job 4278:
Design CONV, start of the top module:
module  CONV(
  input                      clk,
  input                      reset,
  output logic               busy,	
  input                      ready,	
  output logic        [13:0] iaddr,
  input               [7:0]  idata,	
  output logic               ioe,
  output logic               wen_L0,
  output logic               oe_L0,
  output logic        [13:0] addr_L0,
  output logic        [11:0] w_data_L0,
  input               [11:0] r_data_L0,
  output logic               wen_L1,
  output logic               oe_L1,
  output logic        [11:0] addr_L1,
  output logic        [11:0] w_data_L1,
  input               [11:0] r_data_L1,
  output logic               oe_weight,
  output logic        [15:0] addr_weight,
  input  logic signed [7:0]  r_data_weight,
  output logic               wen_L2,
  output logic        [3:0]  addr_L2,
  output logic        [31:0] w_data_L2
  );
Size: ~4000 flip-flops, roughly 170 I/O pins.
clock: 7.24 ns
lec_check: 0
cap_margin: 20
core_margin: 2
core_utilization: 65
slew_margin: 20
run.sh (not shown) runs the stock make flow with config.mk's settings and CLKGATE_MAP_FILE=.
Setup changes, job 4278 to job 6252
Settings: CORE_UTILIZATION: 65 -> 72; PLACE_DENSITY: unset -> 0.66; the clock period (ns, I/O delays scaled along): 7.24 -> 6.47.
Findings:
- Compared with job 4278, job 6252 shows a proportion of cell area occupied by registers that is 0.43 points higher.
- NOTE: data required time at the worst endpoint in job 6252 falls short of that of job 4278
- Higher power share of the combinational group was reported by job 6252, not job 4278.
- In job 6252, the final critical-path share of the clock period came out 2.8 points above the value in job 4278.
- Power: job 6252 and job 4278 compared, lower one is job 4278
- The number of clock buffers in the layout was comparable across job 6252 and job 4278.
- Cmp job 6252 vs job 4278: fmax higher in job 6252

* * *

nickel:
CONV again, from the RTL that the note above started with.
==> flow/config.mk <==
export PLATFORM = sky130hd
export DESIGN_NAME = CONV
export DESIGN_NICKNAME = CONV
export VERILOG_FILES = /design/flow/design.v
export SDC_FILE = /design/flow/constraint.sdc
export NUM_CORES = 4
export LEC_CHECK = 0
export CAP_MARGIN = 20
export CORE_MARGIN = 2
export CORE_UTILIZATION = 61
export MAX_ROUTING_LAYER = met4
export PLACE_DENSITY = 0.6
export SETUP_SLACK_MARGIN = -0.5
export SLEW_MARGIN = 20
==> flow/constraint.sdc <==
create_clock -name core_clock -period 6.47 [get_ports {clk}]
set_input_delay 1.2940 -clock core_clock [delete_from_list [all_inputs] [get_ports {clk}]]
set_output_delay 1.2940 -clock core_clock [all_outputs]
set_load 0.01 [all_outputs]
Per the final summary, nickel finished and its layout is clean on timing, DRC and antenna.
### nickel -> ember
--- a/flow/config.mk
+++ b/flow/config.mk
@@ -10,4 +10,4 @@
-export CORE_UTILIZATION = 61
-export MAX_ROUTING_LAYER = met4
-export PLACE_DENSITY = 0.6
-export SETUP_SLACK_MARGIN = -0.5
+export CORE_UTILIZATION = 72
+export CTS_CLUSTER_DIAMETER = 30
+export PLACE_DENSITY = 0.35
+export SETUP_SLACK_MARGIN = 1.41
==> flow/constraint.sdc <==
create_clock -name core_clock -period 5.49 [get_ports {clk}]
set_input_delay 1.0980 -clock core_clock [delete_from_list [all_inputs] [get_ports {clk}]]
set_output_delay 1.0980 -clock core_clock [all_outputs]
set_load 0.01 [all_outputs]
[summary]
- ember did not finish; the tool stopped in clock tree synthesis (4_1_cts) with error DPL-0033.
- Changes observed in ember relative to nickel: fraction of synthesized cell area in xor and xnor cells roughly the same; pre-CTS setup slack lower; area of the mapped netlist roughly the same.
- Going from nickel to ember, core box area now sits lower; die span in y now sits lower; cell count listed in synth_stat.txt now sits at about the same level.
--- input diff ember..sierra ---
--- a/flow/config.mk
+++ b/flow/config.mk
@@ -10,4 +10 @@
-export CORE_UTILIZATION = 72
-export CTS_CLUSTER_DIAMETER = 30
-export PLACE_DENSITY = 0.35
-export SETUP_SLACK_MARGIN = 1.41
+export CORE_UTILIZATION = 50
==> flow/constraint.sdc <==
create_clock -name core_clock -period 8.0 [get_ports {clk}]
set_input_delay 1.6000 -clock core_clock [delete_from_list [all_inputs] [get_ports {clk}]]
set_output_delay 1.6000 -clock core_clock [all_outputs]
set_load 0.01 [all_outputs]
sierra finished end to end and its layout was clean on timing, DRC and antenna.
Summary — floorplan die area, sierra relative to ember: higher, by 81000 sq um.
Initial core utilization: sierra < ember
As far as count of distinct cell types in the synthesized netlist goes, sierra and ember are indistinguishable; the numbers are identical.
Instance count after placement with tap cells included in sierra is 1030 above ember.
Comparing sierra against ember, there is no change at all in number of register bits inferred by synthesis.
Compare ember and sierra | die span in x lower: ember
For zinc, these inputs were changed with respect to sierra:
--- a/flow/config.mk
+++ b/flow/config.mk
@@ -8,0 +9,2 @@
+export CELL_PAD_IN_SITES_DETAIL_PLACEMENT = 2
+export CELL_PAD_IN_SITES_GLOBAL_PLACEMENT = 1
@@ -10,2 +12,6 @@
-export CORE_UTILIZATION = 50
-export SLEW_MARGIN = 20
+export CORE_UTILIZATION = 69
+export GPL_TIMING_DRIVEN = 1
+export HOLD_SLACK_MARGIN = -0.01
+export MIN_ROUTING_LAYER = met2
+export PLACE_DENSITY = 0.87
+export SLEW_MARGIN = 0
==> flow/constraint.sdc <==
create_clock -name core_clock -period 4.73 [get_ports {clk}]
set_input_delay 0.9460 -clock core_clock [delete_from_list [all_inputs] [get_ports {clk}]]
set_output_delay 0.9460 -clock core_clock [all_outputs]
set_load 0.01 [all_outputs]
- Delta (zinc minus sierra): area share of and-or/or-and cells after synthesis ~0 delta; initial core utilization went up by 19 points.
- Taking zinc as 1.0, sierra lands at 1.4 on placeable core area.
- Against sierra, die outline height in zinc fell by more than 10%.
- Die size (zinc / sierra): 0.73
- Between zinc and sierra, the synthesized cell count figures differ only marginally.
- zinc got as far as detailed placement (3_5_place_dp), where a tool error ended the run.
- As far as synthesized area is concerned, zinc and sierra perform about the same.
- Number of core rows of zinc falls short of that of sierra by more than 10%.
- Reported for zinc and sierra, multiplexer share of the synthesized area turned out identical to the last digit.
Here is what was changed in the inputs of willow compared with zinc.
==> flow/config.mk <==
export PLATFORM = sky130hd
export DESIGN_NAME = CONV
export DESIGN_NICKNAME = CONV
export VERILOG_FILES = /design/flow/design.v
export SDC_FILE = /design/flow/constraint.sdc
export NUM_CORES = 4
export LEC_CHECK = 0
export CAP_MARGIN = 20
export CORE_MARGIN = 2
export CORE_UTILIZATION = 72
export CTS_CLUSTER_DIAMETER = 335
export SETUP_SLACK_MARGIN = -0.4
export SLEW_MARGIN = 20
==> flow/constraint.sdc <==
create_clock -name core_clock -period 4.02 [get_ports {clk}]
set_input_delay 0.8040 -clock core_clock [delete_from_list [all_inputs] [get_ports {clk}]]
set_output_delay 0.8040 -clock core_clock [all_outputs]
set_load 0.01 [all_outputs]
Although it ran to completion, willow produced a layout that fails the final checks because of negative setup slack.
[compare] base=zinc new=willow: last weighted congestion value of the routability-driven placer saw a decrease, die size saw a decrease, die outline height saw a decrease, initial cell density of the core saw an increase.
In willow, the die width came out 2.1% below the value in zinc.
### willow -> fjord
--- a/flow/config.mk
+++ b/flow/config.mk
@@ -7,0 +8 @@
+export ABC_AREA = 0
@@ -8,0 +10 @@
+export CELL_PAD_IN_SITES_DETAIL_PLACEMENT = 1
@@ -10,3 +12,4 @@
-export CORE_UTILIZATION = 72
-export CTS_CLUSTER_DIAMETER = 335
-export SETUP_SLACK_MARGIN = -0.4
+export CORE_UTILIZATION = 44
+export CTS_CLUSTER_DIAMETER = 351
+export GPL_ROUTABILITY_DRIVEN = 1
+export PLACE_DENSITY_LB_ADDON = 0.1
@@ -13,0 +17 @@
+export TNS_END_PERCENT = 30
==> flow/constraint.sdc <==
create_clock -name core_clock -period 8.0 [get_ports {clk}]
set_input_delay 1.6000 -clock core_clock [delete_from_list [all_inputs] [get_ports {clk}]]
set_output_delay 1.6000 -clock core_clock [all_outputs]
set_load 0.01 [all_outputs]
Notes after the runs:
Although it ran to completion, willow produced a layout that fails the final checks because of negative setup slack.
The flow did not stop early for fjord: all stages ran, and the layout cleared the timing, DRC and antenna checks.
Diff willow -> fjord: area figure in the yosys stat output essentially unchanged, cell area after layout essentially unchanged.
Relative to willow, critical path depth has gone up in fjord.
The insertion delay to the later sink of the worst-skew pair of fjord falls short of that of willow by 0.09 ns.
The class of the worst hold path comes out primary input to register in one run and register to register in the other, namely in willow and fjord respectively.
No activity file was given, so power comes from the tool's default toggle rates.
